==> delta: inputs <==
// SP_wocg
module SP_wocg(
	clk,
	rst_n,
	in_valid,
	in_data,
	in_mode,
	out_valid,
	out_data
);
Settings: LEC_CHECK=0, ABC_AREA=1, CAP_MARGIN=10, CELL_PAD_IN_SITES_GLOBAL_PLACEMENT=0, CORE_MARGIN=2, CORE_UTILIZATION=72, CTS_CLUSTER_DIAMETER=188, CTS_CLUSTER_SIZE=37, HOLD_SLACK_MARGIN=0.3, SLEW_MARGIN=20, SYNTH_MEMORY_MAX_BITS=16384; clock period 5.07 ns.
run.sh (not shown) runs the stock make flow with config.mk's settings and CLKGATE_MAP_FILE=.
==> zinc (differences from delta) <==
- CAP_MARGIN: 10 -> 20
- CELL_PAD_IN_SITES_GLOBAL_PLACEMENT: 0 -> unset
- CTS_CLUSTER_DIAMETER: 188 -> 225
- CTS_CLUSTER_SIZE: 37 -> 10
- HOLD_SLACK_MARGIN: 0.3 -> unset
- SETUP_SLACK_MARGIN: unset -> 0.39
==> flow/constraint.sdc (replaced) <==
create_clock -name core_clock -period 2.68 [get_ports {clk}]
set_input_delay 0.5360 -clock core_clock [delete_from_list [all_inputs] [get_ports {clk}]]
set_output_delay 0.5360 -clock core_clock [all_outputs]
set_load 0.01 [all_outputs]
==> lagoon (differences from delta) <==
- ABC_AREA: 1 -> unset
- CAP_MARGIN: 10 -> 20
- CELL_PAD_IN_SITES_GLOBAL_PLACEMENT: 0 -> unset
- CTS_CLUSTER_DIAMETER: 188 -> unset
- CTS_CLUSTER_SIZE: 37 -> unset
- HOLD_SLACK_MARGIN: 0.3 -> unset
- PLACE_DENSITY: unset -> 0.4
- TNS_END_PERCENT: unset -> 5
==> flow/constraint.sdc (replaced) <==
create_clock -name core_clock -period 5.17 [get_ports {clk}]
set_input_delay 1.0340 -clock core_clock [delete_from_list [all_inputs] [get_ports {clk}]]
set_output_delay 1.0340 -clock core_clock [all_outputs]
set_load 0.01 [all_outputs]
==> comparison table <==
| metric | delta | lagoon | zinc |
|---|---|---|---|
| Synth Cell Area | 60100 µm² | 59700 µm² | 60100 µm² |
| Floorplan Core Area | 82400 µm² | 82100 µm² | 82400 µm² |
| Total instance count after detailed placement | 10200 | 9037 | 11100 |
| Die boundary width | 293 µm | 292 µm | 293 µm |
| Gates resized, CTS repair | 805 | 382 | - |
| Buffer cell driving the clock tree root | clkbuf_16 | clkbuf_16 | - |
| Max Root-Sink Buffers | 3 | 3 | - |
| Clock tree sinks | 521 | 521 | - |
| Fp util | 0.729 | 0.727 | 0.729 |
| Yosys top cell area share | 0.217 | 0.218 | 0.217 |
| Die extent in y | 293 µm | 292 µm | 293 µm |
| MUX area fraction | 0.000688 | 0.0645 | 0.000688 |
| Final Wtd Congestion | 1.01 | 1.02 | 1.16 |
| Outcome | aborted with a tool error | aborted with a tool error | aborted with a tool error |
| Failing step | global routing | global routing | clock tree synthesis |
| Setup repair bufs after CTS | 216 | 81 | - |
| Fraction of the mapped netlist area in compound gates | 0.139 | 0.207 | 0.139 |

* * *

==> job 7316: inputs <==
SP_wocg again, from the RTL that the note above started with.
clock: 6.64 ns
lec_check: 0
cap_margin: 10
cell_pad_in_sites_global_placement: 1
core_margin: 2
core_utilization: 70
cts_cluster_size: 34
place_density: 0.95
setup_slack_margin: 0.97
slew_margin: 20
synth_memory_max_bits: 16384
==> inputs of job 644, as changes to job 7316 <==
Settings changed: CAP_MARGIN 10 to 20, CELL_PAD_IN_SITES_GLOBAL_PLACEMENT 1 to default, CORE_UTILIZATION 70 to 40, CTS_CLUSTER_SIZE 34 to default, PLACE_DENSITY 0.95 to default, SETUP_SLACK_MARGIN 0.97 to default.
==> flow/constraint.sdc (replaced) <==
create_clock -name core_clock -period 8.0 [get_ports {clk}]
set_input_delay 1.6000 -clock core_clock [delete_from_list [all_inputs] [get_ports {clk}]]
set_output_delay 1.6000 -clock core_clock [all_outputs]
set_load 0.01 [all_outputs]
==> inputs of job 4637, as changes to job 7316 <==
Settings changed: CELL_PAD_IN_SITES_GLOBAL_PLACEMENT 1 to 0, CORE_UTILIZATION 70 to 72, CTS_CLUSTER_SIZE 34 to default, PLACE_DENSITY 0.95 to 0.66.
==> inputs of job 1822, as changes to job 7316 <==
Settings changed: ABC_AREA from default to 1, CELL_PAD_IN_SITES_DETAIL_PLACEMENT from default to 0, CELL_PAD_IN_SITES_GLOBAL_PLACEMENT 1 to 0, CORE_ASPECT_RATIO from default to 0.66, CORE_UTILIZATION 70 to 63, CTS_CLUSTER_SIZE 34 to default, MAX_ROUTING_LAYER from default to met4, PLACE_DENSITY 0.95 to default, PLACE_DENSITY_LB_ADDON from default to 0.04, TNS_END_PERCENT from default to 15.
==> qor summary <==
item                                                                                    job 1822                  job 4637                                             job 7316                  job 644
Comb area share                                                                            0.622                         -                                                    -                    0.666
Average size of a mapped cell                                                           7.11 µm²                  8.70 µm²                                             8.70 µm²                 8.70 µm²
Post-layout instance count excluding filler cells                                           9904                         -                                                    -                     8754
Count of endpoints failing hold in the final timing report                                     0                         -                                                    -                        0
Buffer count from post-CTS setup fixing                                                       68                       263                                                    -                        0
Total instance count after detailed placement                                               9644                      7810                                                    -                     8642
Number of well taps                                                                         1255                         -                                                    -                     1930
Met2 wire length                                                                         76.4 mm                         -                                                    -                  85.8 mm
Post-layout period usage                                                                   0.891                         -                                                    -                    0.925
Non-clock inverters                                                                         1589                         -                                                    -                      712
Run status                                                               complete, no violations    stopped before the end                               stopped before the end  complete, no violations
Last stage reached                                                                             -  global routing (5_1_grt)  global placement without I/O (3_1_place_gp_skip_io)                        -
FMAX                                                                                     169 MHz                         -                                                    -                  135 MHz
Slew at the pin closest to its max-slew limit                                            1.24 ns                         -                                                    -                  1.20 ns
Routed wire length per instance                                                          19.1 µm                         -                                                    -                  21.3 µm
Fraction of area in non-clock buffers                                                     0.0409                         -                                                    -                   0.0193
Via density per instance                                                                    5.87                         -                                                    -                     5.90
Most frequent cell on the critical path                                   sky130_fd_sc_hd__inv_2                         -                                                    -   sky130_fd_sc_hd__inv_1
Weighted congestion reported at the end of routability-driven placement                     1.03                     0.998                                                    -                    0.929
Setup slack after placement                                                             0.227 ns                  0.127 ns                                                    -                 0.691 ns

* * *

==> inputs of onyx <==
Starting RTL as in the previous note.
make LEC_CHECK=0 ABC_AREA=0 CAP_MARGIN=10 CELL_PAD_IN_SITES_DETAIL_PLACEMENT=2 CELL_PAD_IN_SITES_GLOBAL_PLACEMENT=3 CORE_ASPECT_RATIO=0.66 CORE_MARGIN=7 CORE_UTILIZATION=37 CTS_CLUSTER_DIAMETER=276 MAX_ROUTING_LAYER=met4 PLACE_DENSITY_LB_ADDON=0.12 SETUP_SLACK_MARGIN=-0.04 SLEW_MARGIN=20 SYNTH_MEMORY_MAX_BITS=16384 TNS_END_PERCENT=20 finish   # period 6.64 ns
==> inputs of tundra, as changes to onyx <==
- ABC_AREA: 0 -> unset
- CELL_PAD_IN_SITES_DETAIL_PLACEMENT: 2 -> unset
- CELL_PAD_IN_SITES_GLOBAL_PLACEMENT: 3 -> 1
- CORE_ASPECT_RATIO: 0.66 -> unset
- CORE_MARGIN: 7 -> 2
- CORE_UTILIZATION: 37 -> 70
- CTS_CLUSTER_DIAMETER: 276 -> unset
- CTS_CLUSTER_SIZE: unset -> 34
- MAX_ROUTING_LAYER: met4 -> unset
- PLACE_DENSITY: unset -> 0.64
- PLACE_DENSITY_LB_ADDON: 0.12 -> unset
- SETUP_SLACK_MARGIN: -0.04 -> 0.97
- TNS_END_PERCENT: 20 -> unset
==> inputs of violet, as changes to onyx <==
- ABC_AREA: 0 -> 1
- CELL_PAD_IN_SITES_DETAIL_PLACEMENT: 2 -> 0
- PLACE_DENSITY_LB_ADDON: 0.12 -> 0.04
==> comparison <==
- Between onyx and violet, the lower clock-buffer cell count is in violet (gap 2).
- The lowest die area belongs to tundra, the highest to violet.
- In onyx the via count is lower than in violet, by about 0.75%.
- tundra ended with an error in global placement without I/O (3_1_place_gp_skip_io). onyx completed with no timing, DRC or antenna violations. violet completed without violations.
- Between violet and onyx, the lower cell count is in onyx (gap 16%, measured against onyx).
- Of violet and onyx, violet has the higher sequential share of layout area (gap 0.19 points).
- Of onyx and violet, violet has the higher setup slack (gap 0.079 ns).
- In violet the area after synthesis is larger than in tundra, by 0.56%.
==> figures <==
metric	violet	onyx	tundra
CP max-delay cell	sky130_fd_sc_hd__o21ai_0	sky130_fd_sc_hd__a211oi_1	-
Setup repair after global routing missed its margin	true	true	-
Number of gates on the worst path with buffers counted	23	22	-
Final count of negative-setup-slack endpoints	0	0	-
Number of multi-input logic gates	6129	5331	-
Die extent in y	341 µm	340 µm	296 µm
Status	finished clean	finished clean	stopped before the end
Last stage reached	-	-	global placement without I/O (3_1_place_gp_skip_io)
Setup repair bufs after CTS	0	1	-
Total overflow reported by the global router	0	0	-
Met2 usage	30.6%	39.7%	-
Instance count along the most critical hold path	0	0	-
And-or/or-and share of the synthesized area	13.9%	20.7%	20.7%
Cell area after layout	65900 µm²	66600 µm²	-
Fillers	16900	17800	-
Ant. Diodes	0	1	-
Worst path required time	7.17 ns	7.21 ns	-

* * *

==> inputs of v35 <==
Starting RTL as in the previous note.
==> flow/config.mk <==
export PLATFORM = sky130hd
export DESIGN_NAME = SP_wocg
export DESIGN_NICKNAME = SP_wocg
export VERILOG_FILES = /design/flow/design.v
export SDC_FILE = /design/flow/constraint.sdc
export NUM_CORES = 4
export LEC_CHECK = 0
export CAP_MARGIN = 0
export CORE_MARGIN = 2
export CORE_UTILIZATION = 70
export CTS_CLUSTER_SIZE = 36
export SLEW_MARGIN = 20
export SYNTH_MEMORY_MAX_BITS = 16384
==> flow/constraint.sdc <==
create_clock -name core_clock -period 5.29 [get_ports {clk}]
set_input_delay 1.0580 -clock core_clock [delete_from_list [all_inputs] [get_ports {clk}]]
set_output_delay 1.0580 -clock core_clock [all_outputs]
set_load 0.01 [all_outputs]
==> v23: changes against v35 <==
Settings changed: CAP_MARGIN 0 to 20, CORE_UTILIZATION 70 to 39, CTS_CLUSTER_SIZE 36 to not set, GPL_TIMING_DRIVEN set to 0.
==> flow/constraint.sdc (replaced) <==
create_clock -name core_clock -period 8.0 [get_ports {clk}]
set_input_delay 1.6000 -clock core_clock [delete_from_list [all_inputs] [get_ports {clk}]]
set_output_delay 1.6000 -clock core_clock [all_outputs]
set_load 0.01 [all_outputs]
==> v26: changes against v35 <==
Settings changed: ABC_AREA set to 1, CAP_MARGIN 0 to 20, CORE_UTILIZATION 70 to 64, CTS_CLUSTER_SIZE 36 to not set, SETUP_SLACK_MARGIN set to -0.37.
==> flow/constraint.sdc (replaced) <==
create_clock -name core_clock -period 5.76 [get_ports {clk}]
set_input_delay 1.1520 -clock core_clock [delete_from_list [all_inputs] [get_ports {clk}]]
set_output_delay 1.1520 -clock core_clock [all_outputs]
set_load 0.01 [all_outputs]
==> comparison table <==
Area growth from synthesis to final layout: v23 8.99%; v26 10.6%; v35 -
Sequential cell area: v23 13000 um2; v26 13000 um2; v35 -
Biggest cell category by area in the final layout: v23 combinational gates; v26 combinational gates; v35 -
Number of warnings the tools reported: v23 106; v26 110; v35 -
Finish-stage setup viols: v23 0; v26 12; v35 -
Final Critical Period: v23 7.74 ns; v26 5.97 ns; v35 -
Row count: v23 143; v26 112; v35 107
Worst setup path startpoint: v23 Inv_inst.pulse$_DFFE_PN0P_; v26 Mul_inst.cnt[1]$_DFF_PN0_; v35 -
Critical path endpoint category: v23 register; v26 register; v35 -
Number of antenna cells inserted: v23 2; v26 0; v35 -
Number of distinct library cells after synthesis: v23 122; v26 69; v35 122
Worst hold endpoint: v23 Mul_inst.tmp4_r[3]$_DFF_PN0_; v26 Mul_inst.tmp4_r[8]$_DFF_PN0_; v35 -
Result of the run: v23 finished clean; v26 finished with violations; v35 did not finish
Stage where the flow stopped: v23 -; v26 -; v35 global routing
Layout check failures: v23 -; v26 negative setup slack; v35 -
Half-perimeter wire length of the detailed placement result: v23 151 mm; v26 140 mm; v35 157 mm
Kind of start point of the critical path: v23 register; v26 register; v35 -
Layout Utilization: v23 42.8%; v26 71.3%; v35 -
